==> design/flow/design.v <==
module counter_4_bit  
     (
         input  wire       clk          ,
         input  wire       rst          ,
         input  wire       enable       ,
		 output wire [3:0] count       
     );
reg [3:0] data ;
always @(posedge clk or negedge rst)
     begin
	     if(!rst)
	         begin			 
			     data <= 4'b0000 ; 	
			 end
	     else if (enable)
		     begin
                 data <= data + 4'b0001  ; 					     
	         end	
	 end
assign count =  data ;
endmodule
module ifft_add_sub  
     (
         input  wire  signed [15:0]  op_1       ,      
         input  wire  signed [15:0]  op_2       ,      
		 output wire  signed [15:0]  sum_out    ,      
		 output wire  signed [15:0]  sub_out           
     );
assign sum_out = op_1 + op_2 ;
assign sub_out = op_1 - op_2 ;
endmodule
module ifft_complex_multipier  
     (
         input  wire signed [15:0] op_1_real   ,
         input  wire signed [15:0] op_1_imag   ,
         input  wire signed [15:0] op_2_real   ,		 
         input  wire signed [15:0] op_2_imag   ,
         output wire signed [15:0] result_real ,
         output wire signed [15:0] result_imag 
     );
reg signed [31:0] op1r_x_op2r ;
reg signed [31:0] op1r_x_op2i ;
reg signed [31:0] op1i_x_op2r ;
reg signed [31:0] op1i_x_op2i ;
reg signed [31:0] o_r ;
reg signed [31:0] o_i ;
always @(*)
     begin	 
         op1r_x_op2r = op_1_real*op_2_real;  
         op1r_x_op2i = op_1_real*op_2_imag;  
         op1i_x_op2r = op_1_imag*op_2_real;  
         op1i_x_op2i = op_1_imag*op_2_imag; 
         o_r = op1r_x_op2r-op1i_x_op2i;  
         o_i = op1i_x_op2r+op1r_x_op2i;
	 end	 
assign result_real = o_r[25:10];
assign result_imag = o_i[25:10];
endmodule
module ifft_controller  
     (
         input  wire       clk               ,
         input  wire       rst               ,
         input  wire       enable            ,
		 input wire [3:0]  count             ,
         output reg        wr_enable_ram_3   ,
         output reg        wr_enable_ram_1_2 ,
         output reg        i_o_ctrl          ,       
		 output reg        ctrl              ,
         output reg        shift             ,
		 output reg        sel               ,       
		 output reg        count_en          ,       
		 output reg        done              ,    
		 output reg [3:0]  ram_1_rd_add      ,
         output reg [3:0]  ram_2_rd_add      ,
		 output reg [2:0]  ram_3_rd_add      ,
		 output reg [3:0]  ram_1_2_wr_add    ,
		 output reg [2:0]  ram_3_wr_add      ,
		 output reg [3:0]  rom_rd_add        
     );
localparam  [6:0] idle            = 7'b0000000,
                  phase_a         = 7'b0000001,
                  phase_b_1       = 7'b0000011,
                  phase_b_2       = 7'b0000010,
                  phase_b_3       = 7'b0000110,
                  phase_b_4       = 7'b0000111,
                  phase_b_5       = 7'b0000101,
                  phase_b_6       = 7'b0000100,
                  phase_b_7       = 7'b0001100,
                  phase_b_8       = 7'b0001101,
                  phase_b_9       = 7'b0001111,
                  phase_b_10      = 7'b0001110,
                  phase_b_11      = 7'b0001010,
                  phase_b_12      = 7'b0001011,
                  phase_b_13      = 7'b0001001,
                  phase_b_14      = 7'b0001000,
                  phase_b_15      = 7'b0011000,
                  phase_b_16      = 7'b0011001,
                  phase_c_1       = 7'b0011011,
                  phase_c_2       = 7'b0011010,
                  phase_c_3       = 7'b0011110,
                  phase_c_4       = 7'b0011111,
                  phase_c_5       = 7'b0011101,
                  phase_c_6       = 7'b0011100,
                  phase_c_7       = 7'b0010100,
                  phase_c_8       = 7'b0010101,
                  phase_c_9       = 7'b0010111,
                  phase_c_10      = 7'b0010110,
                  phase_c_11      = 7'b0010010,
                  phase_c_12      = 7'b0010011,
                  phase_c_13      = 7'b0010001,
                  phase_c_14      = 7'b0010000,
                  phase_c_15      = 7'b0110000,
                  phase_c_16      = 7'b0110001,
                  phase_d_1       = 7'b0110011,
                  phase_d_2       = 7'b0110010,
                  phase_d_3       = 7'b0110110,
                  phase_d_4       = 7'b0110111,
                  phase_d_5       = 7'b0110101,
                  phase_d_6       = 7'b0110100,
                  phase_d_7       = 7'b0111100,
                  phase_d_8       = 7'b0111101,
                  phase_d_9       = 7'b0111111,
                  phase_d_10      = 7'b0111110,
                  phase_d_11      = 7'b0111010,
                  phase_d_12      = 7'b0111011,
                  phase_d_13      = 7'b0111001,
                  phase_d_14      = 7'b0111000,
                  phase_d_15      = 7'b0101000,
                  phase_d_16      = 7'b0101001,
                  phase_e_1       = 7'b0101011,
                  phase_e_2       = 7'b0101010,
                  phase_e_3       = 7'b0101110,
                  phase_e_4       = 7'b0101111,
                  phase_e_5       = 7'b0101101,
                  phase_e_6       = 7'b0101100,
                  phase_e_7       = 7'b0100100,
                  phase_e_8       = 7'b0100101,
                  phase_e_9       = 7'b0100111,
                  phase_e_10      = 7'b0100110,
                  phase_e_11      = 7'b0100010,
                  phase_e_12      = 7'b0100011,
                  phase_e_13      = 7'b0100001,
                  phase_e_14      = 7'b0100000,
                  phase_e_15      = 7'b1100000,
                  phase_e_16      = 7'b1100001;	
reg         [6:0] current_state , next_state ;
always @(posedge clk or negedge rst)
     begin
	     if(!rst)
	         begin			 
			     current_state <= idle ; 	
			 end	    
	     else 
		     begin
			     current_state <= next_state ; 	
			 end 			 
	 end	 
always @(*)
     begin
         wr_enable_ram_3   = 1'b0 ;
         wr_enable_ram_1_2 = 1'b0 ;
         i_o_ctrl          = 1'b0 ;           
		 ctrl              = 1'b0 ;           
         shift             = 1'b0 ;
         count_en          = 1'b0 ;
		 sel               = 1'b0 ;           
		 done              = 1'b0 ;           
		 ram_1_rd_add      = 4'b0000 ;
         ram_2_rd_add      = 4'b0000 ;
		 ram_3_rd_add      = 3'b000  ;
		 ram_1_2_wr_add    = 4'b0000 ;
		 ram_3_wr_add      = 3'b000  ;
		 rom_rd_add        = 4'b0000  ;
	     case(current_state)
		     idle : 
			         begin
					     wr_enable_ram_3   = 1'b0 ;
					     wr_enable_ram_1_2 = 1'b0 ;
					     i_o_ctrl          = 1'b0 ;   
					     ctrl              = 1'b0 ;   
					     shift             = 1'b0 ;
					     count_en          = 1'b0 ;
					     sel               = 1'b0 ;   
					     done              = 1'b0 ;   
					     ram_1_rd_add      = 4'b0000 ;
					     ram_2_rd_add      = 4'b0000 ;
					     ram_3_rd_add      = 3'b000  ;
					     ram_1_2_wr_add    = 4'b0000 ;
					     ram_3_wr_add      = 3'b000  ;
						 rom_rd_add        = 4'b0000  ;
					 end
		     phase_a : 
			         begin
					     wr_enable_ram_1_2 = 1'b1 ;
					     i_o_ctrl          = 1'b1 ;   
					     shift             = 1'b1 ;
					     count_en          = 1'b1 ;
					     sel               = 1'b1 ;    
					 end					 
             phase_b_1 : 
			         begin
                         wr_enable_ram_3   = 1'b1 ;
                         wr_enable_ram_1_2 = 1'b1 ;  
                         ram_1_rd_add      = 4'b0000 ;
                         ram_2_rd_add      = 4'b1000 ;
                         ram_1_2_wr_add    = 4'b0000 ;
                         ram_3_wr_add      = 3'b000  ;
					 end
             phase_b_2 : 
			         begin
                         wr_enable_ram_3   = 1'b1 ;
                         wr_enable_ram_1_2 = 1'b1 ;  
                         ram_1_rd_add      = 4'b0001 ;
                         ram_2_rd_add      = 4'b1001 ;
                         ram_1_2_wr_add    = 4'b0001 ;
                         ram_3_wr_add      = 3'b001  ;
					 end
             phase_b_3 : 
			         begin
					     wr_enable_ram_3   = 1'b1 ;
						 wr_enable_ram_1_2 = 1'b1 ;  
						 ram_1_rd_add      = 4'b0010 ;
						 ram_2_rd_add      = 4'b1010 ;
						 ram_1_2_wr_add    = 4'b0010 ;
						 ram_3_wr_add      = 3'b010  ;
					 end
             phase_b_4 : 
			         begin
					     wr_enable_ram_3   = 1'b1 ;
						 wr_enable_ram_1_2 = 1'b1 ;  
						 ram_1_rd_add      = 4'b0011 ;
						 ram_2_rd_add      = 4'b1011 ;
						 ram_1_2_wr_add    = 4'b0011 ;
						 ram_3_wr_add      = 3'b011  ;
					 end
             phase_b_5 : 
			         begin
					     wr_enable_ram_3   = 1'b1 ;
						 wr_enable_ram_1_2 = 1'b1 ;  
						 ram_1_rd_add      = 4'b0100 ;
						 ram_2_rd_add      = 4'b1100 ;
						 ram_1_2_wr_add    = 4'b1000 ;
						 ram_3_wr_add      = 3'b100  ;
					 end
             phase_b_6 : 
			         begin
					     wr_enable_ram_3   = 1'b1 ;
						 wr_enable_ram_1_2 = 1'b1 ;  
						 ram_1_rd_add      = 4'b0101 ;
						 ram_2_rd_add      = 4'b1101 ;
						 ram_1_2_wr_add    = 4'b1001 ;
						 ram_3_wr_add      = 3'b101  ;					    
					 end
             phase_b_7 : 
			         begin						    
					     wr_enable_ram_3   = 1'b1 ;
						 wr_enable_ram_1_2 = 1'b1 ;  
						 ram_1_rd_add      = 4'b0110 ;
						 ram_2_rd_add      = 4'b1110 ;
						 ram_1_2_wr_add    = 4'b1010 ;
						 ram_3_wr_add      = 3'b110  ;					  		 
					 end
             phase_b_8 : 
			         begin
					     wr_enable_ram_3   = 1'b1 ;
						 wr_enable_ram_1_2 = 1'b1 ;  
						 ram_1_rd_add      = 4'b0111 ;
						 ram_2_rd_add      = 4'b1111 ;
						 ram_1_2_wr_add    = 4'b1011 ;
						 ram_3_wr_add      = 3'b111  ;	
					 end
             phase_b_9 : 
			         begin
						 wr_enable_ram_1_2 = 1'b1 ;
						 ctrl              = 1'b1 ;    
						 ram_3_rd_add      = 3'b000  ;
						 ram_1_2_wr_add    = 4'b0100 ;
						 rom_rd_add        = 4'b0000  ;
					 end
             phase_b_10 : 
			         begin
						 wr_enable_ram_1_2 = 1'b1 ;
						 ctrl              = 1'b1 ;    
						 ram_3_rd_add      = 3'b001  ;
						 ram_1_2_wr_add    = 4'b0101 ;
						 rom_rd_add        = 3'b001  ;
					 end
             phase_b_11 : 
			         begin
						 wr_enable_ram_1_2 = 1'b1 ;
						 ctrl              = 1'b1 ;    
						 ram_3_rd_add      = 3'b010  ;
						 ram_1_2_wr_add    = 4'b0110 ;
						 rom_rd_add        = 4'b0010  ;
					 end
             phase_b_12 : 
			         begin
						 wr_enable_ram_1_2 = 1'b1 ;
						 ctrl              = 1'b1 ;    
						 ram_3_rd_add      = 3'b011  ;
						 ram_1_2_wr_add    = 4'b0111 ;
						 rom_rd_add        = 4'b0011  ;
					 end
             phase_b_13 : 
			         begin
						 wr_enable_ram_1_2 = 1'b1 ;
						 ctrl              = 1'b1 ;    
						 ram_3_rd_add      = 3'b100  ;
						 ram_1_2_wr_add    = 4'b1100 ;
						 rom_rd_add        = 4'b0100  ;
					 end
             phase_b_14 : 
			         begin
						 wr_enable_ram_1_2 = 1'b1 ;
						 ctrl              = 1'b1 ;    
						 ram_3_rd_add      = 3'b101  ;
						 ram_1_2_wr_add    = 4'b1101 ;
						 rom_rd_add        = 4'b0101  ;				    
					 end
             phase_b_15 : 
			         begin
						 wr_enable_ram_1_2 = 1'b1 ;
						 ctrl              = 1'b1 ;    
						 ram_3_rd_add      = 3'b110  ;
						 ram_1_2_wr_add    = 4'b1110 ;
						 rom_rd_add        = 4'b0110  ;	
					 end
             phase_b_16 : 
			         begin
						 wr_enable_ram_1_2 = 1'b1 ;
						 ctrl              = 1'b1 ;    
						 ram_3_rd_add      = 3'b111  ;
						 ram_1_2_wr_add    = 4'b1111 ;
						 rom_rd_add        = 4'b0111  ;	
					 end
             phase_c_1 : 
			         begin
                         wr_enable_ram_3   = 1'b1 ;
                         wr_enable_ram_1_2 = 1'b1 ;  
                         ram_1_rd_add      = 4'b0000 ;
                         ram_2_rd_add      = 4'b1000 ;
                         ram_1_2_wr_add    = 4'b0000 ;
                         ram_3_wr_add      = 3'b000  ;					     
					 end
             phase_c_2 : 
			         begin
                         wr_enable_ram_3   = 1'b1 ;
                         wr_enable_ram_1_2 = 1'b1 ;  
                         ram_1_rd_add      = 4'b0001 ;
                         ram_2_rd_add      = 4'b1001 ;
                         ram_1_2_wr_add    = 4'b0001 ;
                         ram_3_wr_add      = 3'b001  ;						    
					 end
             phase_c_3 : 
			         begin
                         wr_enable_ram_3   = 1'b1 ;
                         wr_enable_ram_1_2 = 1'b1 ;  
                         ram_1_rd_add      = 4'b0010 ;
                         ram_2_rd_add      = 4'b1010 ;
                         ram_1_2_wr_add    = 4'b1000 ;
                         ram_3_wr_add      = 3'b010  ;						    
					 end
             phase_c_4 : 
			         begin
                         wr_enable_ram_3   = 1'b1 ;
                         wr_enable_ram_1_2 = 1'b1 ;  
                         ram_1_rd_add      = 4'b0011 ;
                         ram_2_rd_add      = 4'b1011 ;
                         ram_1_2_wr_add    = 4'b1001 ;
                         ram_3_wr_add      = 3'b011  ;
					 end
             phase_c_5 :                                           
			         begin
						 wr_enable_ram_1_2 = 1'b1 ;
						 ctrl              = 1'b1 ;    
						 ram_3_rd_add      = 3'b000  ;
						 ram_1_2_wr_add    = 4'b0010 ;
						 rom_rd_add        = 4'b1000  ;						    
					 end
             phase_c_6 : 
			         begin
						 wr_enable_ram_1_2 = 1'b1 ;
						 ctrl              = 1'b1 ;    
						 ram_3_rd_add      = 3'b001  ;
						 ram_1_2_wr_add    = 4'b0011 ;
						 rom_rd_add        = 4'b1001  ;						    
					 end
             phase_c_7 : 
			         begin
						 wr_enable_ram_1_2 = 1'b1 ;
						 ctrl              = 1'b1 ;    
						 ram_3_rd_add      = 3'b010  ;
						 ram_1_2_wr_add    = 4'b1010 ;
						 rom_rd_add        = 4'b1010  ;						    
					 end
             phase_c_8 : 
			         begin
						 wr_enable_ram_1_2 = 1'b1 ;
						 ctrl              = 1'b1 ;    
						 ram_3_rd_add      = 3'b011  ;
						 ram_1_2_wr_add    = 4'b1011 ;
						 rom_rd_add        = 4'b1011  ;						    
					 end
             phase_c_9 :                                   
			         begin
                         wr_enable_ram_3   = 1'b1 ;
                         wr_enable_ram_1_2 = 1'b1 ;  
                         ram_1_rd_add      = 4'b0100 ;
                         ram_2_rd_add      = 4'b1100 ;
                         ram_1_2_wr_add    = 4'b0100 ;
                         ram_3_wr_add      = 3'b000  ;					    
					 end
             phase_c_10 : 
			         begin
                         wr_enable_ram_3   = 1'b1 ;
                         wr_enable_ram_1_2 = 1'b1 ;  
                         ram_1_rd_add      = 4'b0101 ;
                         ram_2_rd_add      = 4'b1101 ;
                         ram_1_2_wr_add    = 4'b0101 ;
                         ram_3_wr_add      = 3'b001  ;						    
					 end
             phase_c_11 : 
			         begin
                         wr_enable_ram_3   = 1'b1 ;
                         wr_enable_ram_1_2 = 1'b1 ;  
                         ram_1_rd_add      = 4'b0110 ;
                         ram_2_rd_add      = 4'b1110 ;
                         ram_1_2_wr_add    = 4'b1100 ;
                         ram_3_wr_add      = 3'b010  ;						    
					 end
             phase_c_12 : 
			         begin
                         wr_enable_ram_3   = 1'b1 ;
                         wr_enable_ram_1_2 = 1'b1 ;  
                         ram_1_rd_add      = 4'b0111 ;
                         ram_2_rd_add      = 4'b1111 ;
                         ram_1_2_wr_add    = 4'b1101 ;
                         ram_3_wr_add      = 3'b011  ;						    
					 end
             phase_c_13 : 
			         begin
						 wr_enable_ram_1_2 = 1'b1 ;
						 ctrl              = 1'b1 ;    
						 ram_3_rd_add      = 3'b000  ;
						 ram_1_2_wr_add    = 4'b0110 ;
						 rom_rd_add        = 4'b1000  ;							    
					 end
             phase_c_14 : 
			         begin
						 wr_enable_ram_1_2 = 1'b1 ;
						 ctrl              = 1'b1 ;    
						 ram_3_rd_add      = 3'b001  ;
						 ram_1_2_wr_add    = 4'b0111 ;
						 rom_rd_add        = 4'b1001  ;						    
					 end
             phase_c_15 : 
			         begin
						 wr_enable_ram_1_2 = 1'b1 ;
						 ctrl              = 1'b1 ;    
						 ram_3_rd_add      = 3'b010  ;
						 ram_1_2_wr_add    = 4'b1110 ;
						 rom_rd_add        = 4'b1010  ;						    
					 end
             phase_c_16 : 
			         begin
						 wr_enable_ram_1_2 = 1'b1 ;
						 ctrl              = 1'b1 ;    
						 ram_3_rd_add      = 3'b011  ;
						 ram_1_2_wr_add    = 4'b1111 ;
						 rom_rd_add        = 4'b1011  ;						    
					 end
             phase_d_1 :                                        
			         begin
                         wr_enable_ram_3   = 1'b1 ;
                         wr_enable_ram_1_2 = 1'b1 ;  
                         ram_1_rd_add      = 4'b0000 ;
                         ram_2_rd_add      = 4'b1000 ;
                         ram_1_2_wr_add    = 4'b0000 ;
                         ram_3_wr_add      = 3'b000  ;
					 end
             phase_d_2 : 
			         begin
                         wr_enable_ram_3   = 1'b1 ;
                         wr_enable_ram_1_2 = 1'b1 ;  
                         ram_1_rd_add      = 4'b0001 ;
                         ram_2_rd_add      = 4'b1001 ;
                         ram_1_2_wr_add    = 4'b1000 ;
                         ram_3_wr_add      = 3'b001  ;					    
					 end
             phase_d_3 : 
			         begin
						 wr_enable_ram_1_2 = 1'b1 ;
						 ctrl              = 1'b1 ;    
						 ram_3_rd_add      = 3'b000  ;
						 ram_1_2_wr_add    = 4'b0001;
						 rom_rd_add        = 4'b1100  ;						    
					 end
             phase_d_4 : 
			         begin
						 wr_enable_ram_1_2 = 1'b1 ;
						 ctrl              = 1'b1 ;    
						 ram_3_rd_add      = 3'b001  ;
						 ram_1_2_wr_add    = 4'b1001 ;
						 rom_rd_add        = 4'b1101  ;						    
					 end
             phase_d_5 :                                          
			         begin
					     wr_enable_ram_3   = 1'b1 ;
						 wr_enable_ram_1_2 = 1'b1 ;  
						 ram_1_rd_add      = 4'b0010 ;
						 ram_2_rd_add      = 4'b1010 ;
						 ram_1_2_wr_add    = 4'b0010 ;
						 ram_3_wr_add      = 3'b000  ;	 
					 end
             phase_d_6 : 
			         begin
					     wr_enable_ram_3   = 1'b1 ;
						 wr_enable_ram_1_2 = 1'b1 ;  
						 ram_1_rd_add      = 4'b0011 ;
						 ram_2_rd_add      = 4'b1011 ;
						 ram_1_2_wr_add    = 4'b1010 ;
						 ram_3_wr_add      = 3'b001  ;						    					  		 
					 end
             phase_d_7 : 
			         begin
						 wr_enable_ram_1_2 = 1'b1 ;
						 ctrl              = 1'b1 ;    
						 ram_3_rd_add      = 3'b000 ;
						 ram_1_2_wr_add    = 4'b0011 ;
						 rom_rd_add        = 4'b1100  ;						    
					 end
             phase_d_8 : 
			         begin
						 wr_enable_ram_1_2 = 1'b1 ;
						 ctrl              = 1'b1 ;    
						 ram_3_rd_add      = 3'b001 ;
						 ram_1_2_wr_add    = 4'b1011 ;
						 rom_rd_add        = 4'b1101  ;						    					  		 
					 end
             phase_d_9 :                                              
			         begin
					     wr_enable_ram_3   = 1'b1 ;
						 wr_enable_ram_1_2 = 1'b1 ;  
						 ram_1_rd_add      = 4'b0100 ;
						 ram_2_rd_add      = 4'b1100 ;
						 ram_1_2_wr_add    = 4'b0100 ;
						 ram_3_wr_add      = 3'b000  ;						    
					 end
             phase_d_10 : 
			         begin
					     wr_enable_ram_3   = 1'b1 ;
						 wr_enable_ram_1_2 = 1'b1 ;  
						 ram_1_rd_add      = 4'b0101 ;
						 ram_2_rd_add      = 4'b1101 ;
						 ram_1_2_wr_add    = 4'b1100 ;
						 ram_3_wr_add      = 3'b001  ;					    
					 end
             phase_d_11 : 
			         begin
						 wr_enable_ram_1_2 = 1'b1 ;
						 ctrl              = 1'b1 ;    
						 ram_3_rd_add      = 3'b000 ;
						 ram_1_2_wr_add    = 4'b0101 ;
						 rom_rd_add        = 4'b1100  ;						    
					 end
             phase_d_12 : 
			         begin
						 wr_enable_ram_1_2 = 1'b1 ;
						 ctrl              = 1'b1 ;    
						 ram_3_rd_add      = 3'b001 ;
						 ram_1_2_wr_add    = 4'b1101 ;
						 rom_rd_add        = 4'b1101  ;	
					 end
             phase_d_13 :                                          
			         begin
					     wr_enable_ram_3   = 1'b1 ;
						 wr_enable_ram_1_2 = 1'b1 ;  
						 ram_1_rd_add      = 4'b0110 ;
						 ram_2_rd_add      = 4'b1110 ;
						 ram_1_2_wr_add    = 4'b0110 ;
						 ram_3_wr_add      = 3'b000  ;						    					  		 
					 end
             phase_d_14 : 
			         begin
					     wr_enable_ram_3   = 1'b1 ;
						 wr_enable_ram_1_2 = 1'b1 ;  
						 ram_1_rd_add      = 4'b0111 ;
						 ram_2_rd_add      = 4'b1111 ;
						 ram_1_2_wr_add    = 4'b1110 ;
						 ram_3_wr_add      = 3'b001  ;						    					  		 
					 end
             phase_d_15 : 
			         begin
						 wr_enable_ram_1_2 = 1'b1 ;
						 ctrl              = 1'b1 ;    
						 ram_3_rd_add      = 3'b000 ;
						 ram_1_2_wr_add    = 4'b0111 ;
						 rom_rd_add        = 4'b1100  ;						    
					 end
             phase_d_16 : 
			         begin
						 wr_enable_ram_1_2 = 1'b1 ;
						 ctrl              = 1'b1 ;    
						 ram_3_rd_add      = 3'b001 ;
						 ram_1_2_wr_add    = 4'b1111 ;
						 rom_rd_add        = 4'b1101  ;						    					  		 
					 end
             phase_e_1 :                                                     
			         begin
					     wr_enable_ram_3   = 1'b1 ;
						 ram_1_rd_add      = 4'b0000 ;
						 ram_2_rd_add      = 4'b1000 ;
						 ram_3_wr_add      = 3'b000  ;
						 done              = 1'b1 ;						 
					 end
             phase_e_2 : 
			         begin
						 ctrl              = 1'b1 ;    
						 ram_3_rd_add      = 3'b000 ;
						 rom_rd_add        = 4'b1110  ;	
						 done              = 1'b1 ;						 
					 end
             phase_e_3 : 
			         begin
					     wr_enable_ram_3   = 1'b1 ;
						 ram_1_rd_add      = 4'b0001 ;
						 ram_2_rd_add      = 4'b1001 ;
						 ram_3_wr_add      = 3'b000  ;	
						 done              = 1'b1 ;						 
					 end
             phase_e_4 : 
			         begin
						 ctrl              = 1'b1 ;    
						 ram_3_rd_add      = 3'b000 ;
						 rom_rd_add        = 4'b1110  ;	
						 done              = 1'b1 ;						 
					 end
             phase_e_5 : 
			         begin
					     wr_enable_ram_3   = 1'b1 ;
						 ram_1_rd_add      = 4'b0010 ;
						 ram_2_rd_add      = 4'b1010 ;
						 ram_3_wr_add      = 3'b000  ;	
						 done              = 1'b1 ;						 
					 end
             phase_e_6 : 
			         begin
						 ctrl              = 1'b1 ;    
						 ram_3_rd_add      = 3'b000 ;
						 rom_rd_add        = 4'b1110  ;	
						 done              = 1'b1 ;						 
					 end
             phase_e_7 : 
			         begin
					     wr_enable_ram_3   = 1'b1 ;
						 ram_1_rd_add      = 4'b0011 ;
						 ram_2_rd_add      = 4'b1011;
						 ram_3_wr_add      = 3'b000  ;	
						 done              = 1'b1 ;						 
					 end
             phase_e_8 : 
			         begin
						 ctrl              = 1'b1 ;    
						 ram_3_rd_add      = 3'b000 ;
						 rom_rd_add        = 4'b1110  ;	
						 done              = 1'b1 ;						 
					 end
             phase_e_9 : 
			         begin
					     wr_enable_ram_3   = 1'b1 ;
						 ram_1_rd_add      = 4'b0100 ;
						 ram_2_rd_add      = 4'b1100 ;
						 ram_3_wr_add      = 3'b000  ;	
						 done              = 1'b1 ;						 
					 end
             phase_e_10 : 
			         begin
						 ctrl              = 1'b1 ;    
						 ram_3_rd_add      = 3'b000 ;
						 rom_rd_add        = 4'b1110  ;	
						 done              = 1'b1 ;						 
					 end
             phase_e_11 : 
			         begin
					     wr_enable_ram_3   = 1'b1 ;
						 ram_1_rd_add      = 4'b0101 ;
						 ram_2_rd_add      = 4'b1101 ;
						 ram_3_wr_add      = 3'b000  ;	
						 done              = 1'b1 ;						 
					 end
             phase_e_12 : 
			         begin
						 ctrl              = 1'b1 ;    
						 ram_3_rd_add      = 3'b000 ;
						 rom_rd_add        = 4'b1110  ;	
						 done              = 1'b1 ;						 
					 end
             phase_e_13 : 
			         begin
					     wr_enable_ram_3   = 1'b1 ;
						 ram_1_rd_add      = 4'b0110 ;
						 ram_2_rd_add      = 4'b1110 ;
						 ram_3_wr_add      = 3'b000  ;	
						 done              = 1'b1 ;						 
					 end
             phase_e_14 : 
			         begin
						 ctrl              = 1'b1 ;    
						 ram_3_rd_add      = 3'b000 ;
						 rom_rd_add        = 4'b1110  ;	
						 done              = 1'b1 ;						 
					 end
             phase_e_15 : 
			         begin
					     wr_enable_ram_3   = 1'b1 ;
						 ram_1_rd_add      = 4'b0111 ;
						 ram_2_rd_add      = 4'b1111 ;
						 ram_3_wr_add      = 3'b000  ;	
						 done              = 1'b1 ;			
						 done              = 1'b1 ;						 
					 end
             phase_e_16 : 
			         begin
						 ctrl              = 1'b1 ;    
						 ram_3_rd_add      = 3'b000 ;
						 rom_rd_add        = 4'b1110  ;
						 done              = 1'b1 ;						 
					 end				 
             default :
			 	     begin
					     wr_enable_ram_3   = 1'b0 ;
					     wr_enable_ram_1_2 = 1'b0 ;
					     i_o_ctrl          = 1'b0 ;   
					     ctrl              = 1'b0 ;   
					     shift             = 1'b0 ;
					     count_en          = 1'b0 ;
					     sel               = 1'b0 ;   
					     done              = 1'b0 ;   
					     ram_1_rd_add      = 4'b0000 ;
					     ram_2_rd_add      = 4'b0000 ;
					     ram_3_rd_add      = 3'b000  ;
					     ram_1_2_wr_add    = 4'b0000 ;
					     ram_3_wr_add      = 3'b000  ;
					     rom_rd_add        = 3'b000  ;
					 end						 
		 endcase
     end		 
always @(*)
     begin
	     case(current_state)
		     idle : 
			         begin
					     if (enable==1'b1)
					         begin
					 	  	     next_state = phase_a ;			 							 
					         end
					     else 
						     begin
							     next_state = idle ;							 							 
							 end					 
					 end
		     phase_a : 
			         begin
					     if (count == 4'b1111)
					         begin
					 	  	     next_state = phase_b_1 ;			 	  					 
					         end
					     else 
						     begin
							     next_state = phase_a ;							 							 
							 end					 
					 end					 
             phase_b_1 : 
			         begin
					 	 next_state = phase_b_2 ;			 							 
					 end
             phase_b_2 : 
			         begin
					 	 next_state = phase_b_3 ;			 							 
					 end
             phase_b_3 : 
			         begin
					 	 next_state = phase_b_4 ;			 							 
					 end
             phase_b_4 : 
			         begin
					 	 next_state = phase_b_5 ;			 							 
					 end
             phase_b_5 : 
			         begin
					 	 next_state = phase_b_6 ;			 							 
					 end
             phase_b_6 : 
			         begin
					 	 next_state = phase_b_7 ;			 							 
					 end
             phase_b_7 : 
			         begin
					 	 next_state = phase_b_8 ;			 							 
					 end
             phase_b_8 : 
			         begin
					 	 next_state = phase_b_9 ;			 							 
					 end
             phase_b_9 : 
			         begin
					 	 next_state = phase_b_10 ;			 							 
					 end
             phase_b_10 : 
			         begin
					 	 next_state = phase_b_11 ;			 							 
					 end
             phase_b_11 : 
			         begin
					 	 next_state = phase_b_12 ;			 							 
					 end
             phase_b_12 : 
			         begin
					 	 next_state = phase_b_13 ;			 							 
					 end
             phase_b_13 : 
			         begin
					 	 next_state = phase_b_14 ;			 							 
					 end
             phase_b_14 : 
			         begin
					 	 next_state = phase_b_15 ;			 							 
					 end
             phase_b_15 : 
			         begin
					 	 next_state = phase_b_16 ;			 							 
					 end
             phase_b_16 : 
			         begin
					 	 next_state = phase_c_1 ;		                 							 
					 end
             phase_c_1 : 
			         begin
					 	 next_state = phase_c_2 ;			 							 
					 end
             phase_c_2 : 
			         begin
					 	 next_state = phase_c_3 ;			 							 
					 end
             phase_c_3 : 
			         begin
					 	 next_state = phase_c_4 ;			 							 
					 end
             phase_c_4 : 
			         begin
					 	 next_state = phase_c_5 ;			 							 
					 end
             phase_c_5 : 
			         begin
					 	 next_state = phase_c_6 ;			 							 
					 end
             phase_c_6 : 
			         begin
					 	 next_state = phase_c_7 ;			 							 
					 end
             phase_c_7 : 
			         begin
					 	 next_state = phase_c_8 ;			 							 
					 end
             phase_c_8 : 
			         begin
					 	 next_state = phase_c_9 ;			 							 
					 end
             phase_c_9 : 
			         begin
					 	 next_state = phase_c_10 ;			 							 
					 end
             phase_c_10 : 
			         begin
					 	 next_state = phase_c_11 ;			 							 
					 end
             phase_c_11 : 
			         begin
					 	 next_state = phase_c_12 ;			 							 
					 end
             phase_c_12 : 
			         begin
					 	 next_state = phase_c_13 ;			 							 
					 end
             phase_c_13 : 
			         begin
					 	 next_state = phase_c_14 ;			 							 
					 end
             phase_c_14 : 
			         begin
					 	 next_state = phase_c_15 ;			 							 
					 end
             phase_c_15 : 
			         begin
					 	 next_state = phase_c_16 ;			 							 
					 end
             phase_c_16 : 
			         begin
					 	 next_state = phase_d_1 ;			 							 
					 end
             phase_d_1 : 
			         begin
					 	 next_state = phase_d_2 ;			 							 
					 end
             phase_d_2 : 
			         begin
					 	 next_state = phase_d_3 ;			 							 
					 end
             phase_d_3 : 
			         begin
					 	 next_state = phase_d_4 ;			 							 
					 end
             phase_d_4 : 
			         begin
					 	 next_state = phase_d_5 ;			 							 
					 end
             phase_d_5 : 
			         begin
					 	 next_state = phase_d_6 ;			 							 
					 end
             phase_d_6 : 
			         begin
					 	 next_state = phase_d_7 ;			 							 
					 end
             phase_d_7 : 
			         begin
					 	 next_state = phase_d_8 ;			 							 
					 end
             phase_d_8 : 
			         begin
					 	 next_state = phase_d_9 ;			 							 
					 end
             phase_d_9 : 
			         begin
					 	 next_state = phase_d_10 ;			 							 
					 end
             phase_d_10 : 
			         begin
					 	 next_state = phase_d_11 ;			 							 
					 end
             phase_d_11 : 
			         begin
					 	 next_state = phase_d_12 ;			 							 
					 end
             phase_d_12 : 
			         begin
					 	 next_state = phase_d_13 ;			 							 
					 end
             phase_d_13 : 
			         begin
					 	 next_state = phase_d_14 ;			 							 
					 end
             phase_d_14 : 
			         begin
					 	 next_state = phase_d_15 ;			 							 
					 end
             phase_d_15 : 
			         begin
					 	 next_state = phase_d_16 ;			 							 
					 end
             phase_d_16 : 
			         begin
					 	 next_state = phase_e_1 ;			 							 
					 end
             phase_e_1 : 
			         begin
					 	 next_state = phase_e_2 ;			 							 
					 end
             phase_e_2 : 
			         begin
					 	 next_state = phase_e_3 ;			 							 
					 end
             phase_e_3 : 
			         begin
					 	 next_state = phase_e_4 ;			 							 
					 end
             phase_e_4 : 
			         begin
					 	 next_state = phase_e_5 ;			 							 
					 end
             phase_e_5 : 
			         begin
					 	 next_state = phase_e_6 ;			 							 
					 end
             phase_e_6 : 
			         begin
					 	 next_state = phase_e_7 ;			 							 
					 end
             phase_e_7 : 
			         begin
					 	 next_state = phase_e_8 ;			 							 
					 end
             phase_e_8 : 
			         begin
					 	 next_state = phase_e_9 ;			 							 
					 end
             phase_e_9 : 
			         begin
					 	 next_state = phase_e_10 ;			 							 
					 end
             phase_e_10 : 
			         begin
					 	 next_state = phase_e_11 ;			 							 
					 end
             phase_e_11 : 
			         begin
					 	 next_state = phase_e_12 ;			 							 
					 end
             phase_e_12 : 
			         begin
					 	 next_state = phase_e_13 ;			 							 
					 end
             phase_e_13 : 
			         begin
					 	 next_state = phase_e_14 ;			 							 
					 end
             phase_e_14 : 
			         begin
					 	 next_state = phase_e_15 ;			 							 
					 end
             phase_e_15 : 
			         begin
					 	 next_state = phase_e_16 ;			 							 
					 end
             phase_e_16 : 
			         begin
					 	 next_state = idle ;			 							 
					 end					 
             default :
			 	     begin
				         next_state = idle ;			 							 
					 end						 
		 endcase
	 end			 
endmodule
module ifft_mux  
     (
         input  wire [15:0] in_0,
         input  wire [15:0] in_1,
         input  wire        sel ,
         output reg  [15:0] out 
     );
always @(*)
     begin
	     case(sel)
			 2'b0:  
			     begin
				     out = in_0;
				 end
			 2'b1:  
			     begin
				     out = in_1;
				 end
         endcase		 
	 end	 
endmodule
module ifft_mux_add  
     (
         input  wire [3:0] in_0,
         input  wire [3:0] in_1,
         input  wire        sel ,
         output reg  [3:0] out 
     );
always @(*)
     begin
	     case(sel)
			 2'b0:  
			     begin
				     out = in_0;
				 end
			 2'b1:  
			     begin
				     out = in_1;
				 end
         endcase		 
	 end	 
endmodule
module ifft_p2s  
     (
	     input   wire           clk      ,
	     input   wire           rst      ,
	     input   wire           wr_en    ,
	     input   wire           shift    ,
		 input   wire  [3:0]    count    ,   
         input   wire  [15:0]   in_0     ,
         input   wire  [15:0]   in_1     ,
         input   wire  [15:0]   in_2     ,
         input   wire  [15:0]   in_3     ,
         input   wire  [15:0]   in_4     ,
         input   wire  [15:0]   in_5     ,
         input   wire  [15:0]   in_6     ,
         input   wire  [15:0]   in_7     ,
         input   wire  [15:0]   in_8     ,
         input   wire  [15:0]   in_9     ,
         input   wire  [15:0]   in_10    ,
         input   wire  [15:0]   in_11    ,
		 output  wire  [15:0]   data_out     
     );
reg    [15:0] r_0     ;
reg    [15:0] r_1     ;
reg    [15:0] r_2     ;
reg    [15:0] r_3     ;
reg    [15:0] r_4     ;
reg    [15:0] r_5     ;
reg    [15:0] r_6     ;
reg    [15:0] r_7     ;
reg    [15:0] r_8     ;
reg    [15:0] r_9     ;
reg    [15:0] r_10    ;
reg    [15:0] r_11    ;
always @(posedge clk or negedge rst )
     begin
	     if(!rst)
		     begin
			     r_0   <= 16'h0000;
				 r_1   <= 16'h0000;
				 r_2   <= 16'h0000;
				 r_3   <= 16'h0000;
				 r_4   <= 16'h0000;
				 r_5   <= 16'h0000;
				 r_6   <= 16'h0000;
				 r_7   <= 16'h0000;
				 r_8   <= 16'h0000;
				 r_9   <= 16'h0000;
				 r_10  <= 16'h0000;
				 r_11  <= 16'h0000;
			 end
         else if(shift)
		     begin         
			     r_0   <= r_1      ;
			     r_1   <= r_2      ;
			     r_2   <= r_3      ;
			     r_3   <= r_4      ;
			     r_4   <= r_5      ;
			     r_5   <= r_6      ;
			     r_6   <= r_7      ;
			     r_7   <= r_8      ;
			     r_8   <= r_9      ;
			     r_9   <= r_10     ;
			     r_10  <= r_11     ;
			     r_11  <= 16'h0000 ;
             end			 
	     else if(wr_en) 
		     begin
 			     r_0   <= in_0 ;
			     r_1   <= in_1 ;
			     r_2   <= in_2 ;
			     r_3   <= in_3 ;
			     r_4   <= in_4 ;
			     r_5   <= in_5 ;
			     r_6   <= in_6 ;
			     r_7   <= in_7 ;
			     r_8   <= in_8 ;
			     r_9   <= in_9 ;
			     r_10  <= in_10;
			     r_11  <= in_11;	
			 end	
	 end	 
assign data_out = r_0 ;
endmodule
module ifft_ram  
    #( 
	     parameter DATA_WIDTH = 16, 
	     parameter ADDR_WIDTH = 4, 
	     parameter DEPTH      = 16
     )
     (
         input   wire                        clk                       ,
         input   wire                        rst                       ,
         input   wire                        wr_en                     ,
         input   wire  [ADDR_WIDTH-1:0]      rd_add                    ,
         input   wire  [ADDR_WIDTH-1:0]      wr_add                    ,
		   input   wire  [DATA_WIDTH-1:0]      data_in                   ,
		   output  wire   [DATA_WIDTH-1:0]      data_out                  
     );
reg   [DATA_WIDTH-1:0] mem [2**ADDR_WIDTH-1:0];
always @(posedge clk )
     begin
         if(wr_en) 
		     begin
 			     mem[wr_add] <= data_in ;
			 end				 
	 end	 
			assign	  data_out  = mem [rd_add] ;
endmodule
module ifft_tf_rom  
     (
         input  wire  [3 :0]   rd_add    ,
		 output reg   [15:0]   data_out_imag ,
		 output reg   [15:0]   data_out_real
     );
always @(*)
     begin
	     case(rd_add)
             4'b0000: data_out_imag=16'b0000000000000000;     
             4'b0001: data_out_imag=16'b0000000110000111;     
             4'b0010: data_out_imag=16'b0000001011010100;     
             4'b0011: data_out_imag=16'b0000001110110010;     
             4'b0100: data_out_imag=16'b0000010000000000;     
             4'b0101: data_out_imag=16'b0000001110110010;     
             4'b0110: data_out_imag=16'b0000001011010100;     
             4'b0111: data_out_imag=16'b0000000110000111;     
             4'b1000: data_out_imag=16'b0000000000000000;     
             4'b1001: data_out_imag=16'b0000001011010100;     
             4'b1010: data_out_imag=16'b0000010000000000;     
             4'b1011: data_out_imag=16'b0000001011010100;     
             4'b1100: data_out_imag=16'b0000000000000000;     
             4'b1101: data_out_imag=16'b0000010000000000;     
             4'b1110: data_out_imag=16'b0000000000000000;     
			 default: data_out_imag=16'b0000000000000000;     
         endcase    
	 end
always @(*)
     begin
	     case(rd_add)
             4'b0000: data_out_real=16'b0000010000000000;     
             4'b0001: data_out_real=16'b0000001110110010;     
             4'b0010: data_out_real=16'b0000001011010100;     
             4'b0011: data_out_real=16'b0000000110000111;     
             4'b0100: data_out_real=16'b0000000000000000;     
             4'b0101: data_out_real=16'b1111111001111000;     
             4'b0110: data_out_real=16'b1111110100101011;     
             4'b0111: data_out_real=16'b1111110001001101;     
             4'b1000: data_out_real=16'b0000010000000000;     
             4'b1001: data_out_real=16'b0000001011010100;     
             4'b1010: data_out_real=16'b0000000000000000;     
             4'b1011: data_out_real=16'b1111110100101011;     
             4'b1100: data_out_real=16'b0000010000000000;     
             4'b1101: data_out_real=16'b0000000000000000;     
             4'b1110: data_out_real=16'b0000010000000000;     
			 default: data_out_real=16'b0000000000000000;     
         endcase    
	 end
endmodule
module ifft_top 
     (
         input   wire           clk           ,                 
         input   wire           rst           ,                 
		 input   wire           ifft_enable   ,                 
		 input   wire  [15:0]   in_0_real     ,                 
         input   wire  [15:0]   in_1_real     ,                 
         input   wire  [15:0]   in_2_real     ,                 
         input   wire  [15:0]   in_3_real     ,                 
         input   wire  [15:0]   in_4_real     ,                 
         input   wire  [15:0]   in_5_real     ,                 
         input   wire  [15:0]   in_6_real     ,                 
         input   wire  [15:0]   in_7_real     ,                 
         input   wire  [15:0]   in_8_real     ,                 
         input   wire  [15:0]   in_9_real     ,                 
         input   wire  [15:0]   in_10_real    ,                 
         input   wire  [15:0]   in_11_real    ,                 
		 input   wire  [15:0]   in_0_imag     ,                 
         input   wire  [15:0]   in_1_imag     ,                 
         input   wire  [15:0]   in_2_imag     ,                 
         input   wire  [15:0]   in_3_imag     ,                 
         input   wire  [15:0]   in_4_imag     ,                 
         input   wire  [15:0]   in_5_imag     ,                 
         input   wire  [15:0]   in_6_imag     ,                 
         input   wire  [15:0]   in_7_imag     ,                 
         input   wire  [15:0]   in_8_imag     ,                 
         input   wire  [15:0]   in_9_imag     ,                 
         input   wire  [15:0]   in_10_imag    ,                 
         input   wire  [15:0]   in_11_imag    ,                 
		 output  wire  [15:0]   ifft_out_real ,                 
		 output  wire  [15:0]   ifft_out_imag ,                 
		 output  wire           finish                          
     );
wire [15:0] w_1 ;                                           
wire [15:0] w_2 ;                                           
wire [15:0] w_3 ;                                           
wire [15:0] w_4 ;                                           
wire [15:0] w_5 ;                                           
wire [15:0] w_6 ;                                           
wire [15:0] w_7 ;                                           
wire [15:0] w_8 ;                                           
wire [15:0] w_9 ;                                           
wire [15:0] w_10 ;                                          
wire [15:0] w_11;                                           
wire [15:0] w_12 ;                                          
wire [15:0] w_13;                                           
wire [15:0] w_14 ;                                          
wire [15:0] w_15;                                           
wire [15:0] w_16 ;                                          
wire [15:0] w_17;                                           
wire [15:0] w_18 ;                                          
wire [15:0] w_19;                                           
wire [15:0] w_20 ;                                          
wire [3:0]  wr_add_ram_1_2;                                 
wire [3:0]  wr_add_ctrl ;                                   
wire [3:0]  count ;                                         
wire [3:0]  ram_1_rd_add ;                                  
wire [3:0]  ram_2_rd_add ;                                  
wire [3:0]  rom_rd_add   ;                                  
wire [2:0]  ram_3_rd_add ;                                  
wire [2:0]  ram_3_wr_add ;                                  
wire        shift ;                                         
wire        sel ;                                           
wire        ctrl ;                                          
wire        count_en ;                                      
wire        wr_enable_ram_3  ;                              
wire        wr_enable_ram_1_2;                              
wire        i_o_ctrl ;                                      
ifft_controller  control_unit
     (
         .clk               (clk) ,
         .rst               (rst) ,
         .enable            (ifft_enable) ,
		 .count             (count) ,
         .wr_enable_ram_3   (wr_enable_ram_3) ,
         .wr_enable_ram_1_2 (wr_enable_ram_1_2) ,
         .i_o_ctrl          (i_o_ctrl) ,       
		 .ctrl              (ctrl) ,
         .shift             (shift) ,
		 .sel               (sel) ,            
		 .count_en          (count_en) ,       
		 .done              (finish) ,      
		 .ram_1_rd_add      (ram_1_rd_add) ,
         .ram_2_rd_add      (ram_2_rd_add) ,
		 .ram_3_rd_add      (ram_3_rd_add) ,
		 .ram_1_2_wr_add    (wr_add_ctrl) ,
		 .ram_3_wr_add      (ram_3_wr_add) ,
		 .rom_rd_add        (rom_rd_add) 
     );
ifft_add_sub   butterfly_real 
     (
         .op_1    (w_9)   ,      
         .op_2    (w_11)  ,      
		 .sum_out (w_17)  ,      
		 .sub_out (w_18)         
     );
ifft_add_sub   butterfly_imag 
     (
         .op_1    (w_10)  ,      
         .op_2    (w_12)  ,      
		 .sum_out (w_19)  ,      
		 .sub_out (w_20)         
     );
ifft_complex_multipier  complex_multipier
     (
         .op_1_real   (w_13),
         .op_1_imag   (w_14),
         .op_2_real   (w_7),		 
         .op_2_imag   (w_8),
         .result_real (w_15),
         .result_imag (w_16)
     );
ifft_tf_rom  rom_tf
     (
         .rd_add        (rom_rd_add),
		 .data_out_imag (w_8),
		 .data_out_real (w_7)
     );
ifft_ram   
    #( 
	     .DATA_WIDTH(16) , 
	     .ADDR_WIDTH(4 ) , 
	     .DEPTH     (16) 
     )
	 ram_1_real
     (
         .clk       (clk)   ,
         .rst       (rst)   ,
         .wr_en     (wr_enable_ram_1_2)   ,
         .rd_add    (ram_1_rd_add)   ,
         .wr_add    (wr_add_ram_1_2)   ,
		 .data_in   (w_3)   ,
		 .data_out  (w_9)   
     );
ifft_ram   
    #( 
	     .DATA_WIDTH(16) , 
	     .ADDR_WIDTH(4 ) , 
	     .DEPTH     (16) 
     )
	 ram_1_imag
     (
         .clk       (clk)   ,
         .rst       (rst)   ,
         .wr_en     (wr_enable_ram_1_2)   ,
         .rd_add    (ram_1_rd_add)   ,
         .wr_add    (wr_add_ram_1_2)   ,
		 .data_in   (w_4)   ,
		 .data_out  (w_10)   
     );
ifft_ram   
    #( 
	     .DATA_WIDTH(16) , 
	     .ADDR_WIDTH(4 ) , 
	     .DEPTH     (16) 
     )
	 ram_2_real
     (
         .clk       (clk)   ,
         .rst       (rst)   ,
         .wr_en     (wr_enable_ram_1_2)   ,
         .rd_add    (ram_2_rd_add)   ,
         .wr_add    (wr_add_ram_1_2)   ,
		 .data_in   (w_3)   ,
		 .data_out  (w_11)   
     );
ifft_ram   
    #( 
	     .DATA_WIDTH(16) , 
	     .ADDR_WIDTH(4 ) , 
	     .DEPTH     (16) 
     )
	 ram_2_imag
     (
         .clk       (clk)   ,
         .rst       (rst)   ,
         .wr_en     (wr_enable_ram_1_2)   ,
         .rd_add    (ram_2_rd_add)   ,
         .wr_add    (wr_add_ram_1_2)   ,
		 .data_in   (w_4)   ,
		 .data_out  (w_12)   
     );
ifft_ram   
    #( 
	     .DATA_WIDTH(16) , 
	     .ADDR_WIDTH(3 ) , 
	     .DEPTH     (16) 
     )
	 ram_3_real
     (
         .clk       (clk)   ,
         .rst       (rst)   ,
         .wr_en     (wr_enable_ram_3)   ,
         .rd_add    (ram_3_rd_add)   ,
         .wr_add    (ram_3_wr_add)   ,
		 .data_in   (w_18)   ,
		 .data_out  (w_13)   
     );
ifft_ram   
    #( 
	     .DATA_WIDTH(16) , 
	     .ADDR_WIDTH(3 ) , 
	     .DEPTH     (16) 
     )
	 ram_3_imag
     (
         .clk       (clk)   ,
         .rst       (rst)   ,
         .wr_en     (wr_enable_ram_3)   ,
         .rd_add    (ram_3_rd_add)   ,
         .wr_add    (ram_3_wr_add)   ,
		 .data_in   (w_20)   ,
		 .data_out  (w_14)   
     );
ifft_p2s  p2s_real
     (
	     .clk      (clk),
	     .rst      (rst),
	     .wr_en    (ifft_enable),
	     .shift    (shift),
		 .count    (count),   
         .in_0     (in_0_real ),
         .in_1     (in_1_real ),
         .in_2     (in_2_real ),
         .in_3     (in_3_real ),
         .in_4     (in_4_real ),
         .in_5     (in_5_real ),
         .in_6     (in_6_real ),
         .in_7     (in_7_real ),
         .in_8     (in_8_real ),
         .in_9     (in_9_real ),
         .in_10    (in_10_real),
         .in_11    (in_11_real),
		 .data_out (w_1)    
     );
ifft_p2s  p2s_imag
     (
	     .clk      (clk),
	     .rst      (rst),
	     .wr_en    (ifft_enable),
	     .shift    (shift),
		 .count    (count),   
         .in_0     (in_0_imag ),
         .in_1     (in_1_imag ),
         .in_2     (in_2_imag ),
         .in_3     (in_3_imag ),
         .in_4     (in_4_imag ),
         .in_5     (in_5_imag ),
         .in_6     (in_6_imag ),
         .in_7     (in_7_imag ),
         .in_8     (in_8_imag ),
         .in_9     (in_9_imag ),
         .in_10    (in_10_imag),
         .in_11    (in_11_imag),
		 .data_out (w_2)    
     );
counter_4_bit  counter_phase_a
     (
         .clk      (clk)         ,
         .rst      (rst)         ,
         .enable   (count_en)    ,
		 .count    (count)   
     );
ifft_mux_add   wr_address_mux_ram_1
     (
         .in_0 (wr_add_ctrl) ,
         .in_1 (count) ,
         .sel  (sel) ,
         .out  (wr_add_ram_1_2)
     );
ifft_mux  input_mux_real
     (
         .in_0 (w_5),
         .in_1 (w_1),
         .sel  (i_o_ctrl),
         .out  (w_3)
     );
ifft_mux  input_mux_imag
     (
         .in_0 (w_6),
         .in_1 (w_2),
         .sel  (i_o_ctrl),
         .out  (w_4)
     );	 
ifft_mux  ctrl_mux_real
     (
         .in_0 (w_17),
         .in_1 (w_15),
         .sel  (ctrl),
         .out  (w_5)
     );
ifft_mux  ctrl_mux_imag
     (
         .in_0 (w_19),
         .in_1 (w_16),
         .sel  (ctrl),
         .out  (w_6)
     );	 
assign ifft_out_real = w_3 ;                                           
assign ifft_out_imag = w_4 ;                                           
endmodule
==> design/flow/run.sh <==
#!/bin/bash
# the make line also repeats each setting of config.mk as NAME=value (left out here)
make -C /OpenROAD-flow-scripts/flow DESIGN_CONFIG=/design/flow/config.mk WORK_HOME=/design/flow/orfs CLKGATE_MAP_FILE= finish
==> design/flow/config.mk <==
export PLATFORM = sky130hd
export DESIGN_NAME = ifft_top
export DESIGN_NICKNAME = ifft_top
export VERILOG_FILES = /design/flow/design.v
export SDC_FILE = /design/flow/constraint.sdc
export NUM_CORES = 4
export LEC_CHECK = 0
export CAP_MARGIN = 20
export CORE_MARGIN = 2
export CORE_UTILIZATION = 40
export CTS_CLUSTER_SIZE = 65
export PLACE_DENSITY_LB_ADDON = 0.28
export SLEW_MARGIN = 20
==> design/flow/constraint.sdc <==
create_clock -name core_clock -period 7.79 [get_ports {clk}]
set_input_delay 1.5580 -clock core_clock [delete_from_list [all_inputs] [get_ports {clk}]]
set_output_delay 1.5580 -clock core_clock [all_outputs]
set_load 0.01 [all_outputs]
==> flow_summary.ini, run 1 <==
; synthesis and place-and-route metrics
[pwr]
leakagePower_nw = 45.5
pg_comb_uw = 547
seq_power_share_pct = 52.3
switching_power_mw = 2.89
p_comb_share_pct = 4.2
swShare_pct = 21.9
total_power_mw = 13.2
p_per_area_nw_per_um2 = 128
internal_power_mw = 10.3
ir_drop_mv = 0.206
clkPwrFrac_pct = 43.5
p_seq_mw = 6.88
power_leader = registers
p_clk_mw = 5.72

[clock_tree]
cts_tree = yes
cts_root_buffer = clkbuf_16
clk_pin_slew_ns = 0.07
clock_latency_ns = 0.80
htreeDepth = 3
holdBufCountCts = 0
clock_sinks = 1163
clockBufferDepth = 3
cts-buffers-inserted = 116

[synth]
synth_area_um2 = 80700
top_logic_kind = adder cells
aoi_share_pct = 6.30
synth_cells = 7677
synth_top_cell_by_count = nand2_1
async_flop_share_pct = 34.0
largest_area_cell = edfxtp_1
ys_types = 81
yosysTopAreaCellShare_pct = 28.6
ys_cells = 7677
yosysWarnings = 9
adder_share_pct = 25.0
ys_sh_mux_pct = 6.89
simple_gate_share_pct = 12.1
yosys_area_um2 = 80700
syn_nets = 9218
xor_share_pct = 2.02
synth-seq-area-share_pct = 40.8
synth-seq-cells = 1163
netlist_top_cells_count = 1,167 x nand2_1, 1,041 x inv_1, 768 x edfxtp_1
edf_count = 768
yosys-top-cells-area = edfxtp_1 29%, fa_1 19%, dfrtp_1 12%, mux2i_1 6.2%, ha_1 6.0%
ff_type = edfxtp_1
syn_avg_cell_area_um2 = 10.5

[setup_path]
cp_num_cells = 40
cp-start-kind = flip-flop
crit_path_start = control_unit.current_state[1]$_DFF_PN0_
rr_worst_depth = 41
path_buffers = 11
crit_arrival_ns = 10.44
ff2ff_setup_slack_ns = -2.22
cpMostUsedCell = fa_1
crit-reg2reg-launch = control_unit.current_state[1]$_DFF_PN0_
end_kind = output port
critPathMaxFanout = 6
crit_required_ns = 6.23
crit_path_end = ifft_out_imag[14]
critical_path.top_delay_family = adder cells
critPathMaxStageDelay_ns = 0.58
timing.rr.end = ram_2_imag.mem[7][10]$_DFFE_PP_
critPathKind = flip-flop to output port
slowest_stage = fa_1

[route]
vias = 60100
drtPass1Iterations = 6
avgRoutedWirePerCell_um = 22.6
wirelength_um = 264000
ant_nets = 0
via_per_inst = 5.16
drc = 0
dr.first_iter.drc_count = 5444

[floorplan]
pin_count = 420
dieArea_um2 = 205000
core_util_floorplan_pct = 40.3
core_um2 = 200000
fp-row-count = 164
chipHeight_um = 453
die_x_um = 453

[global_route]
met1_usage_pct = 35.3
grtUsageTotal_pct = 25.6
grt_max_degree = 265
top_usage_layer = met2
antenna_found_initial = 37
grt_first_pass_wirelength_um = 392000
grt_pass1_vias = 61700
grt_use_met2_pct = 40.5
met3_usage_pct = 4.26
overflow = 0

[placement]
pre_cts_slack_ns = -4.78
gp_congestion = 0.975
dp.final_hpwl_um = 202000
placed_area_um2 = 96300
port_buffers = 419
placedCellCount = 11300

[sta]
layout_setup_ws_ns = -4.21
tightest_slew_ns = 1.16
post-route-min-period_ns = 12.00
rsz0062_at_grt = true
finalMaxSlewViolations = 0
period_used_pct = 154
finClkSkew_ns = 0.0900
fin_tns_setup_ns = -1079.01
hold_slack_ns = 0.458
max_freq_ghz = 0.0834
setup_viol = 544
finalHoldViolCount = 0
slew_headroom_pct = 21.8

[run_status]
so_faults = setup timing
outcome = finished with violations

[finish]
num-fill-cells = 17800
final_cell_area_um2 = 103000
syn2layout_area_growth_pct = 27.4
fin_cells = 11700
comb_area_um2 = 44600
nNetsFinal = 10400
post-route-util_pct = 51.4
flop_area_um2 = 33000

[worst_hold_path]
hold_path_depth = 2
worstHoldStart = p2s_imag.r_4[2]$_DFFE_PN0P_
min_to = p2s_imag.r_3[2]$_DFFE_PN0P_
hold_class = flip-flop to flip-flop

[flow_run]
maxCapViolCount = 0
tool_warnings = 96
## layer usage
layer | up-vias | share of wire [%]
li1 | 27500 | -
met1 | 30300 | 43
met2 | 1921 | 46
met3 | 395 | 7.1
met4 | 32 | 4.0
met5 | - | 0.078
## final cells by class
cell class / instances / share of cell area [%]
diodes: 18 / 0.0438
clock buffers: 157 / 3.10
clock inverters: 54 / 0.679
inverters: 1047 / 3.84
multi-input cells: 5064 / 43.4
flip-flops and latches: 1163 / 32.0
well taps: 2656 / 3.23
repair buffers: 1501 / 13.6
## timing repair
item	4_1_cts	5_1_grt
endpoints found under the setup margin	544	544
pin swaps	151	114
buffers inserted	65	46
gates resized	364	147
gates cloned	2	3
==> run 2: changes to the inputs <==
CAP_MARGIN = 35   (was 20)
CELL_PAD_IN_SITES_DETAIL_PLACEMENT = 2   (was not set)
CORE_UTILIZATION = 23   (was 40)
CTS_CLUSTER_SIZE = 53   (was 65)
GPL_ROUTABILITY_DRIVEN = 1   (was not set)
GPL_TIMING_DRIVEN = 1   (was not set)
MIN_ROUTING_LAYER = met1   (was not set)
PLACE_DENSITY_LB_ADDON = 0.12   (was 0.28)
SETUP_SLACK_MARGIN = 1.26   (was not set)
SLEW_MARGIN = 30   (was 20)
clock period = 7.99 ns   (was 7.79 ns; I/O delays follow)
==> flow_summary.ini, run 2 <==
; synthesis and place-and-route metrics
[synth]
netlist_top_cells_count = 1,167 x nand2_1, 1,041 x inv_1, 768 x edfxtp_1
synth-seq-area-share_pct = 40.8
synth_area_um2 = 80700
simple_gate_share_pct = 12.1
yosys-top-cells-area = edfxtp_1 29%, fa_1 19%, dfrtp_1 12%, mux2i_1 6.2%, ha_1 6.0%
yosys_area_um2 = 80700
top_logic_kind = adder cells
edf_count = 768
synth-seq-cells = 1163
syn_nets = 9218
aoi_share_pct = 6.30
synth_top_cell_by_count = nand2_1
synth_cells = 7677
largest_area_cell = edfxtp_1
adder_share_pct = 25.0
xor_share_pct = 2.02
ff_type = edfxtp_1
ys_types = 81
yosysWarnings = 9
syn_avg_cell_area_um2 = 10.5
ys_sh_mux_pct = 6.89
async_flop_share_pct = 34.0
yosysTopAreaCellShare_pct = 28.6
ys_cells = 7677

[pwr]
total_power_mw = 13.4
seq_power_share_pct = 50.3
swShare_pct = 22.5
p_per_area_nw_per_um2 = 125
ir_drop_mv = 0.116
pg_comb_uw = 549
internal_power_mw = 10.3
power_leader = registers
p_seq_mw = 6.72
p_clk_mw = 6.08
clkPwrFrac_pct = 45.6
switching_power_mw = 3.01
leakagePower_nw = 46.4
p_comb_share_pct = 4.1

[setup_path]
cp_num_cells = 45
path_buffers = 18
timing.rr.end = ram_2_real.mem[11][15]$_DFFE_PP_
slowest_stage = fa_1
cp-start-kind = flip-flop
crit_required_ns = 6.39
critPathKind = flip-flop to output port
cpMostUsedCell = fa_1
end_kind = output port
critPathMaxStageDelay_ns = 0.57
critical_path.top_delay_family = adder cells
crit_path_start = control_unit.current_state[2]$_DFF_PN0_
crit_path_end = ifft_out_real[15]
critPathMaxFanout = 6
crit-reg2reg-launch = control_unit.current_state[2]$_DFF_PN0_
rr_worst_depth = 47
ff2ff_setup_slack_ns = -2.44
crit_arrival_ns = 10.83

[clock_tree]
htreeDepth = 4
clock_sinks = 1163
cts-buffers-inserted = 138
clockBufferDepth = 4
holdBufCountCts = 0
clock_latency_ns = 0.80
cts_root_buffer = clkbuf_16
clk_pin_slew_ns = 0.06
cts_tree = yes

[global_route]
grt_max_degree = 229
grt_pass1_vias = 69900
grt_first_pass_wirelength_um = 499000
grtUsageTotal_pct = 19.1
overflow = 0
antenna_found_initial = 82

[flow_run]
maxCapViolCount = 0
tool_warnings = 96

[sta]
period_used_pct = 156
tightest_slew_ns = 0.954
max_freq_ghz = 0.0805
slew_headroom_pct = 36.4
post-route-min-period_ns = 12.43
layout_setup_ws_ns = -4.44
rsz0062_at_grt = true
finalHoldViolCount = 0
finalMaxSlewViolations = 0
finClkSkew_ns = 0.0582
hold_slack_ns = 0.459
setup_viol = 544
fin_tns_setup_ns = -1151.21

[run_status]
so_faults = setup timing
outcome = finished with violations

[route]
avgRoutedWirePerCell_um = 24.8
wirelength_um = 342000
drc = 0
via_per_inst = 4.45
ant_nets = 0
drtPass1Iterations = 5
dr.first_iter.drc_count = 3085
vias = 61300

[worst_hold_path]
min_to = p2s_real.r_6[15]$_DFFE_PN0P_
hold_path_depth = 2
hold_class = flip-flop to flip-flop
worstHoldStart = p2s_real.r_7[15]$_DFFE_PN0P_

[floorplan]
core_util_floorplan_pct = 23.1
fp-row-count = 217
chipHeight_um = 596
core_um2 = 349000
dieArea_um2 = 356000
pin_count = 420
die_x_um = 596

[placement]
port_buffers = 419
gp_congestion = 0.884
pre_cts_slack_ns = -5.01
dp.final_hpwl_um = 268000

[finish]
nNetsFinal = 10600
num-fill-cells = 37500
syn2layout_area_growth_pct = 32.6
run 2: layer usage:
layer / vias up / track usage (%) / share of wire [%]
li1: 27900 / - / -
met1: 32100 / 24.6 / 44
met2: 932 / 33.2 / 49
met3: 388 / 3.33 / 4.4
met4: 58 / 4.30 / 2.4
met5: - / 0 / 0.11
run 2: per-stage QoR:
| stage | cell area, um2 | std cells | utilization [%] |
|---|---|---|---|
| after floorplan | 81800 | 7677 | - |
| after global placement | 99600 | 13400 | 28.5 |
| after detailed placement | 99700 | 13400 | 28.5 |
| after CTS | 105000 | 13700 | 30.1 |
| after global routing | 107000 | 13700 | 30.6 |
| final | 107000 | 13800 | 30.6 |
run 2: timing repair:
action	CTS	global route
gates resized	320	254
buffers inserted	62	58
pin swaps	113	118
setup endpoints to repair	560	592
cloned	2	3
run 2: area by class of cell:
cell class	count	area [um2]	area share, %
diodes	41	103	0.0958
repair buffers	1635	15400	14.4
inverters	1047	3980	3.71
flip-flops and latches	1163	33000	30.8
clock buffers	178	3800	3.55
repair inverters	1	11.3	0.0105
clock inverters	48	340	0.318
well taps	4599	5750	5.38
multi-input cells	5063	44700	41.7
==> run 3: changes to the inputs <==
CAP_MARGIN = 20   (was 35)
CELL_PAD_IN_SITES_DETAIL_PLACEMENT = not set   (was 2)
CELL_PAD_IN_SITES_GLOBAL_PLACEMENT = 0   (was not set)
CORE_ASPECT_RATIO = 0.75   (was not set)
CORE_UTILIZATION = 70   (was 23)
CTS_CLUSTER_SIZE = 65   (was 53)
HOLD_SLACK_MARGIN = 0.29   (was not set)
MAX_ROUTING_LAYER = met5   (was not set)
PLACE_DENSITY_LB_ADDON = 0.01   (was 0.12)
SETUP_SLACK_MARGIN = 2.65   (was 1.26)
SLEW_MARGIN = 15   (was 30)
TNS_END_PERCENT = 40   (was not set)
clock period = 9.01 ns   (was 7.99 ns; I/O delays follow)
==> flow_summary.ini, run 3 <==
; synthesis and place-and-route metrics
[run_status]
outcome = finished with violations
so_faults = setup timing

[synth]
xor_share_pct = 2.02
largest_area_cell = edfxtp_1
ys_sh_mux_pct = 6.89
top_logic_kind = adder cells
synth_area_um2 = 80700
synth-seq-area-share_pct = 40.8
adder_share_pct = 25.0
synth_cells = 7677
ys_cells = 7677
ys_types = 81
synth_top_cell_by_count = nand2_1
async_flop_share_pct = 34.0
edf_count = 768
ff_type = edfxtp_1
syn_avg_cell_area_um2 = 10.5
netlist_top_cells_count = 1,167 x nand2_1, 1,041 x inv_1, 768 x edfxtp_1
yosys_area_um2 = 80700
simple_gate_share_pct = 12.1
aoi_share_pct = 6.30
syn_nets = 9218
yosys-top-cells-area = edfxtp_1 29%, fa_1 19%, dfrtp_1 12%, mux2i_1 6.2%, ha_1 6.0%
synth-seq-cells = 1163
yosysWarnings = 9
yosysTopAreaCellShare_pct = 28.6

[floorplan]
core_util_floorplan_pct = 70.8
fp-row-count = 107
chipHeight_um = 298
core_um2 = 114000
die_x_um = 396
pin_count = 420
dieArea_um2 = 118000

[global_route]
grt_first_pass_wirelength_um = 409000
grt_max_degree = 306
overflow = 0
antenna_found_initial = 62
grt_pass1_vias = 66300
grtUsageTotal_pct = 46.8

[clock_tree]
holdBufCountCts = 0
clock_sinks = 1163
cts-buffers-inserted = 106
clk_pin_slew_ns = 0.07
clock_latency_ns = 0.76
cts_tree = yes
htreeDepth = 3
cts_root_buffer = clkbuf_16
clockBufferDepth = 3

[route]
dr.first_iter.drc_count = 9646
via_per_inst = 6.28
ant_nets = 0
wirelength_um = 279000
drc = 0
avgRoutedWirePerCell_um = 26.7
vias = 65600
drtPass1Iterations = 6

[sta]
max_freq_ghz = 0.0788
setup_viol = 544
finClkSkew_ns = 0.0656
period_used_pct = 141
layout_setup_ws_ns = -3.68
finalMaxSlewViolations = 0
post-route-min-period_ns = 12.69
finalHoldViolCount = 0
hold_slack_ns = 0.478
slew_headroom_pct = 16.6
rsz0062_at_grt = true
tightest_slew_ns = 1.25

[flow_run]
maxCapViolCount = 0
tool_warnings = 108

[pwr]
leakagePower_nw = 44.8
seq_power_share_pct = 53.5
p_comb_share_pct = 4.5
swShare_pct = 22.3
p_seq_mw = 5.95
ir_drop_mv = 0.197
clkPwrFrac_pct = 42.0
internal_power_mw = 8.64
power_leader = registers
switching_power_mw = 2.48
pg_comb_uw = 495
p_clk_mw = 4.67
p_per_area_nw_per_um2 = 111

[setup_path]
slowest_stage = fa_1
critPathMaxStageDelay_ns = 0.61
cp-start-kind = flip-flop
crit_path_start = control_unit.current_state[2]$_DFF_PN0_
cpMostUsedCell = fa_1
crit_arrival_ns = 10.89
critPathMaxFanout = 17
rr_worst_depth = 42
end_kind = output port
critPathKind = flip-flop to output port
critical_path.top_delay_family = adder cells
cp_num_cells = 40
ff2ff_setup_slack_ns = -1.60
timing.rr.end = ram_1_imag.mem[3][15]$_DFFE_PP_
path_buffers = 11
crit_required_ns = 7.21
crit_path_end = ifft_out_imag[15]
crit-reg2reg-launch = control_unit.current_state[2]$_DFF_PN0_

[worst_hold_path]
hold_class = flip-flop to flip-flop
hold_path_depth = 2
min_to = p2s_real.r_3[6]$_DFFE_PN0P_
worstHoldStart = p2s_real.r_4[6]$_DFFE_PN0P_

[finish]
nNetsFinal = 10300
syn2layout_area_growth_pct = 24.2
final_cell_area_um2 = 100000
num-fill-cells = 5253

[placement]
gp_congestion = 1.03
dp.final_hpwl_um = 197000
placed_area_um2 = 93800
port_buffers = 419
==> run 3: final cells by class <==
type                            count  area [um2]  area share, %
Antenna cell                       45         113          0.112
Clock buffer                      136        2830           2.82
Clock inverter                     60         681          0.679
Inverter                         1047        3950           3.94
Multi-Input combinational cell   5064       44600           44.5
Sequential cell                  1163       33000           32.9
Tap cell                         1526        1910           1.90
Timing Repair Buffer             1404       13200           13.2
==> run 3: metal layers <==
| layer | GRT usage, % | vias up | wire length, um |
|---|---|---|---|
| met5 | 0 | - | 238 |
| met4 | 27.1 | 34 | 20300 |
| met3 | 15.1 | 1127 | 40700 |
| met2 | 68.1 | 5231 | 122000 |
| met1 | 62.3 | 31900 | 95900 |
| li1 | - | 27300 | - |
==> run 3: what timing repair did <==
action                                  CTS  global route
pin swaps                               113            90
gates resized                           337           170
endpoints found under the setup margin  665           696
cloned                                    4             3
buffers inserted                         60            45
==> run 3: stage by stage <==
stage | instances | util, % | power, mW | setup slack (ns) | TNS, ns
after global routing | 10400 | 88.0 | 11.3 | -3.90 | -754.92
after detailed placement | 10100 | 82.3 | 6.52 | -3.64 | -685.19
after global placement | 10100 | 82.3 | 6.49 | -3.41 | -592.61
final | 10400 | 88.0 | 11.1 | -3.68 | -651.97
after floorplan | 7677 | - | 6.21 | -2.31 | -224.67
after CTS | 10300 | 86.8 | 11.0 | -3.53 | -516.58
Power and IR drop assume default switching activity.
